// ixu_mc_pipe
module ixu_mc_pipe (
    input  wire         core_clock_i,
    input  wire         core_flush_i,
    input  wire  [17:0] data_i,
    input  wire         valid_i,
    output logic        busy_o,
    output wire  [ 5:0] rs1_o,
    output wire  [ 5:0] rs2_o,
    input  wire  [31:0] rs1_data_i,
    input  wire  [31:0] rs2_data_i,
    output wire  [ 4:0] rob_o,
    input  wire  [ 6:0] opcode_i,
    input  wire  [ 6:0] ins_type,
    input  wire         imm_i,
    input  wire  [31:0] immediate_i,
    input  wire  [ 5:0] dest_i,
    output logic [ 5:0] wakeup_dest,
    output logic        wakeup_valid,
    output logic [ 5:0] l_wakeup_dest,
    output logic        l_wakeup_valid,
    output logic [ 5:0] ixu_mc_ex_dest,
    output logic [31:0] ixu_mc_ex_data,
    output logic        ixu_mc_ex_valid,
    output logic [ 5:0] ixu_mc_wb_dest,
    output logic [31:0] ixu_mc_wb_data,
    output logic        ixu_mc_wb_valid,
    output wire  [ 4:0] pmu_ins_id_o,
    output wire         pmu_ins_valid_o
);
make LEC_CHECK=0 CAP_MARGIN=20 CORE_MARGIN=2 CORE_UTILIZATION=70 CTS_CLUSTER_DIAMETER=339 CTS_CLUSTER_SIZE=37 SETUP_SLACK_MARGIN=1.4 SLEW_MARGIN=20 finish   # period 7.18 ns
run.sh (not shown) runs the stock make flow with config.mk's settings and CLKGATE_MAP_FILE=.
The baseline did not get past 5_1_grt with GRT-0116.
Change:
CORE_UTILIZATION = 40   (was 70)
CTS_CLUSTER_DIAMETER = not set   (was 339)
CTS_CLUSTER_SIZE = not set   (was 37)
SETUP_SLACK_MARGIN = 0.4   (was 1.4)
clock period = 8.63 ns   (was 7.18 ns; I/O delays follow)
Result:
- This time the run ran to the end with no violations
- area after synthesis does not change
- die size is higher by 74%
- synthesized cell count does not change
Change:
CORE_UTILIZATION = 28   (was 40)
The changed run passed the timing, design-rule and antenna checks.
Clock skew shrinks by 0.038 ns.
Count of clock-buffer cells in the layout does not change.
Register-to-register slack improved by 0.20 ns.
Design area grows by 1.4%.
Setup slack improved by 0.20 ns.
Area after synthesis stays the same.
Die area grows by 42%.
Cell count grows by 8.5%.
Change:
CORE_UTILIZATION = 70   (was 28)
CTS_CLUSTER_SIZE = 36   (was not set)
SETUP_SLACK_MARGIN = -0.72   (was 0.4)
clock period = 7.18 ns   (was 8.63 ns; I/O delays follow)
The new run aborted during 5_1_grt.
Area after synthesis does not change.
Die area decreases by 60%.
Synthesized cell count stays the same.

* * *

## alpha
Starting RTL as in the previous note.
Settings: LEC_CHECK=0, ABC_AREA=1, CAP_MARGIN=20, CORE_ASPECT_RATIO=0.5, CORE_MARGIN=2, CORE_UTILIZATION=72, CTS_CLUSTER_DIAMETER=391, CTS_CLUSTER_SIZE=99, HOLD_SLACK_MARGIN=0.3, PLACE_DENSITY=0.42, SETUP_SLACK_MARGIN=0.4, SLEW_MARGIN=20; clock period 6.03 ns.
What ended alpha was a tool error in global routing; the run never finished.
Changes in beta relative to alpha:
Settings: CORE_UTILIZATION now 66, was 72; PLACE_DENSITY no longer set, was 0.42; ABC_AREA no longer set, was 1; CORE_ASPECT_RATIO no longer set, was 0.5; CTS_CLUSTER_DIAMETER no longer set, was 391; HOLD_SLACK_MARGIN no longer set, was 0.3; CTS_CLUSTER_SIZE now 61, was 99; the clock period (ns, I/O delays scaled along) now 8.19, was 6.03.
## What came out
The flow for beta finished, though final verification flagged setup timing. Delta (beta minus alpha): quantity of gates resized following cts went down; placed instance area went down; last weighted congestion value of the routability-driven placer went down; simple-gate share of the synthesized area went down. Per the comparison of beta with alpha, synthesized cell count -1510, post-placement worst setup slack moved up. In the reports for alpha and beta, the smaller yosys stat chip area belongs to beta. Of beta and alpha, it is beta that has the higher area fraction in mux cells. beta vs. alpha: final HPWL from detailed placement went down; floorplan core density went down.
--- input diff beta..gamma ---
Settings: putting CTS_CLUSTER_DIAMETER at 295 where nothing was set; putting ABC_AREA at 1 where nothing was set; swapping 61 for 97 in CTS_CLUSTER_SIZE; swapping 66 for 72 in CORE_UTILIZATION; swapping 8.19 for 5.5 in the clock period (ns, I/O delays scaled along).
[summary]
FAIL gamma @ global routing: tool exited with error. Going from beta to gamma, core area shrank by a few percent. From gamma to beta, number of primary I/O pins did not move at all. Summary — number of buffers inserted by post-CTS setup repair, gamma relative to beta: higher, by 20. On gamma: complex-gate fraction of the synthesized area is 1.8 points lower than what beta gave. The fraction of the mapped netlist area in simple logic gates in gamma sits 4.7 points above the value recorded for beta. Compared with beta, gamma shows overall die height that has gone down slightly. Floorplan die area went down by a few percent going from beta to gamma. Floorplan core density was higher in gamma than in beta. The synthesized cell count in gamma is 1.2 times that in beta.
Changes in delta relative to gamma:
Settings: CTS_CLUSTER_SIZE no longer set, was 97; CTS_CLUSTER_DIAMETER no longer set, was 295; CORE_UTILIZATION now 40, was 72; ABC_AREA no longer set, was 1; the clock period (ns, I/O delays scaled along) now 9.0, was 5.5.
Notes after the runs:
Taking gamma as the reference point, the post-CTS setup buffer count of delta falls by 47.
Side by side, chip area line of the yosys report turned out lower in delta than in gamma.
Pre-CTS setup slack ended up 2.60 ns higher on delta than on gamma.
The vertical die dimension number comes out lower for gamma vs delta.
The remaining runs in gamma and delta completed every stage, whereas gamma halted early.
gamma: it failed during global routing, and the tool reported GRT-0232.
In the flow results for delta and gamma, the floorplan-stage core utilization is larger on gamma.
The inputs of epsilon differ from those of delta as listed below.
Settings: CORE_UTILIZATION: 40 -> 62; CTS_CLUSTER_SIZE: unset -> 96; the clock period (ns, I/O delays scaled along): 9.0 -> 6.93.
Compare epsilon and delta | top fanout value on the critical path lower: delta. epsilon -> stages 100% | layout checks FAIL | setup timing. End point of the critical path: wb_mul_data[28] -> epsilon, wb_mul_data[21] -> delta. Worst path setup slack after routing for epsilon: 1.75 ns down relative to delta. delta → epsilon: sum of routed wire length over all layers climbed 15000 um.
